Setup of v38:
// bfcpu_core
module bfcpu_core
(
    input  logic CLK,
    input  logic RES_N,
    output logic        BUS_REQ,
    output logic        BUS_WRITE,
    output logic [15:0] BUS_ADDR,
    output logic [ 7:0] BUS_WDATA,
    input  logic [ 7:0] BUS_RDATA,
    input  logic        BUS_RDY,
    output logic        IO_REQ,
    output logic        IO_WRITE,
    output logic [ 1:0] IO_ADDR,
    output logic [ 7:0] IO_WDATA,
    input  logic [ 7:0] IO_RDATA,
    input  logic        IO_RDY
);
logic        if_req;
logic [15:0] if_addr;
logic [ 3:0] if_code;
logic        if_rdy;
logic        dm_req;
logic        dm_write;
logic [14:0] dm_addr;
logic [ 7:0] dm_wdata;
logic [ 7:0] dm_rdata;
logic        dm_rdy;
CPU U_CPU
(
    .CLK (CLK),
    .RES (~RES_N),
    .IF_REQ  (if_req),
    .IF_ADDR (if_addr),
    .IF_CODE (if_code),
    .IF_RDY  (if_rdy),
    .DM_REQ   (dm_req),
    .DM_WRITE (dm_write),
    .DM_ADDR  (dm_addr),
    .DM_WDATA (dm_wdata),
    .DM_RDATA (dm_rdata),
    .DM_RDY   (dm_rdy),
    .IO_REQ   (IO_REQ),
    .IO_WRITE (IO_WRITE),
    .IO_ADDR  (IO_ADDR),
    .IO_WDATA (IO_WDATA),
    .IO_RDATA (IO_RDATA),
    .IO_RDY   (IO_RDY)
);
CACHE U_CACHE
(
    .CLK (CLK),
    .RES (~RES_N),
    .IF_REQ  (if_req),
    .IF_ADDR (if_addr),
    .IF_CODE (if_code),
    .IF_RDY  (if_rdy),
    .DM_REQ   (dm_req),
    .DM_WRITE (dm_write),
    .DM_ADDR  (dm_addr),
    .DM_WDATA (dm_wdata),
    .DM_RDATA (dm_rdata),
    .DM_RDY   (dm_rdy),
    .BUS_REQ   (BUS_REQ),
    .BUS_WRITE (BUS_WRITE),
    .BUS_ADDR  (BUS_ADDR),
    .BUS_WDATA (BUS_WDATA),
    .BUS_RDATA (BUS_RDATA),
    .BUS_RDY   (BUS_RDY)
);
endmodule
Size: roughly 2,900 cells after synthesis, ~480 flip-flops, roughly 58 I/O pins, roughly 29,000 um2 of cells after synthesis.
Settings: LEC_CHECK=0, CAP_MARGIN=20, CORE_MARGIN=2, CORE_UTILIZATION=72, CTS_CLUSTER_DIAMETER=28, CTS_CLUSTER_SIZE=15, HOLD_SLACK_MARGIN=-0.09, PLACE_DENSITY_LB_ADDON=0.24, SETUP_SLACK_MARGIN=1.91, SLEW_MARGIN=20; clock period 7.49 ns.
run.sh (not shown) runs the stock make flow with config.mk's settings and CLKGATE_MAP_FILE=.
v38 terminated abnormally: global routing (5_1_grt) reported ODB-0269.
Input-level comparison between v9 and v38:
- SETUP_SLACK_MARGIN: 1.91 -> -0.24
- CTS_CLUSTER_DIAMETER: 28 -> unset
- CORE_UTILIZATION: 72 -> 67
- PLACE_DENSITY_LB_ADDON: 0.24 -> unset
- CTS_CLUSTER_SIZE: 15 -> 40
- HOLD_SLACK_MARGIN: -0.09 -> unset
- the clock period (ns, I/O delays scaled along): 7.49 -> 5.46
In v9 the implementation ran to completion but is not tape-out ready, as the final checks report negative setup slack. H-tree depth in v9 is 1 lower than in v38. [v9] die extent in x rose 7.4 um relative to v38. Going from v38 to v9, setup slack after placement shrinks by 1530 ps. v9 and v38 ended up with nearly the same netlist area before placement. In v9 relative to v38, buffer count from post-CTS setup fixing had gone down by more than a quarter. Taking v38 as the reference, in v9 number of rows created at floorplan increased by 2 relative to the old numbers; final weighted congestion in routability-driven placement decreased by 1.6% relative to the old numbers. For cell count after placement, dividing the value from v38 by the value from v9 gives 0.895. v9 vs v38 — die height rose 3.6%.


bfcpu_core again, from the RTL that the note above started with.
// bfcpu_core
module bfcpu_core
(
    input  logic CLK,
    input  logic RES_N,
    output logic        BUS_REQ,
    output logic        BUS_WRITE,
    output logic [15:0] BUS_ADDR,
    output logic [ 7:0] BUS_WDATA,
    input  logic [ 7:0] BUS_RDATA,
    input  logic        BUS_RDY,
    output logic        IO_REQ,
    output logic        IO_WRITE,
    output logic [ 1:0] IO_ADDR,
    output logic [ 7:0] IO_WDATA,
    input  logic [ 7:0] IO_RDATA,
    input  logic        IO_RDY
);
clock: 11.5 ns
lec_check: 0
abc_area: 0
cap_margin: 20
cell_pad_in_sites_detail_placement: 2
core_aspect_ratio: 1.57
core_margin: 4
core_utilization: 23
cts_cluster_size: 80
gpl_routability_driven: 0
max_routing_layer: met5
place_density_lb_addon: 0.1
setup_slack_margin: 2.06
slew_margin: 20
The first run produced a clean layout.
Edit:
Settings changed: ABC_AREA 0 to not set, CELL_PAD_IN_SITES_DETAIL_PLACEMENT 2 to not set, CORE_ASPECT_RATIO 1.57 to not set, CORE_MARGIN 4 to 2, CORE_UTILIZATION 23 to 66, CTS_CLUSTER_DIAMETER set to 351, CTS_CLUSTER_SIZE 80 to not set, GPL_ROUTABILITY_DRIVEN 0 to not set, MAX_ROUTING_LAYER met5 to not set, PLACE_DENSITY_LB_ADDON 0.1 to not set, SETUP_SLACK_MARGIN 2.06 to -0.52.
Clock period 11.5 ns to 5.41 ns, I/O delays scaled along.
=> The changed run completed and failed the layout checks on setup timing. Core utilization rose by 55 points. Via count rose by 14%. Worst setup slack loses 3.1 ns. Cell area rose by 6.0%. Total power rose by 120%. Routed wire length fell by 16%.
Edit:
Settings changed: CORE_UTILIZATION 66 to 72, CTS_CLUSTER_DIAMETER 351 to 27, PLACE_DENSITY_LB_ADDON set to 0.25, SETUP_SLACK_MARGIN -0.52 to 1.84.
Clock period 5.41 ns to 7.29 ns, I/O delays scaled along.
=>
- With this change the flow stopped in 5_1_grt
- die size fell by 8.2%
- area after synthesis is unchanged
- synthesized cell count does not change
Edit:
Settings changed: CTS_CLUSTER_DIAMETER 27 to not set, PLACE_DENSITY_LB_ADDON 0.25 to 0.24, SETUP_SLACK_MARGIN 1.84 to 1.91.
Clock period 7.29 ns to 7.49 ns, I/O delays scaled along.
Outcome:
- The new run completed without violations
- die size stays the same
- synthesized cell count stays the same
- area after synthesis does not change
Edit:
Settings changed: CORE_UTILIZATION 72 to 65, PLACE_DENSITY_LB_ADDON 0.24 to not set.
Clock period 7.49 ns to 7.81 ns, I/O delays scaled along.
Effect: The changed run produced a clean layout; worst setup slack gets better by 0.37 ns; critical path depth does not change; clock power barely changes; area after synthesis stays the same; register-to-register slack gets better by 0.59 ns; cell count grows slightly; count of clock-buffer cells in the layout went down by 3; wire length falls by about a fifth; die area rises by roughly a tenth.
Power is estimated from default activity; no workload was simulated.
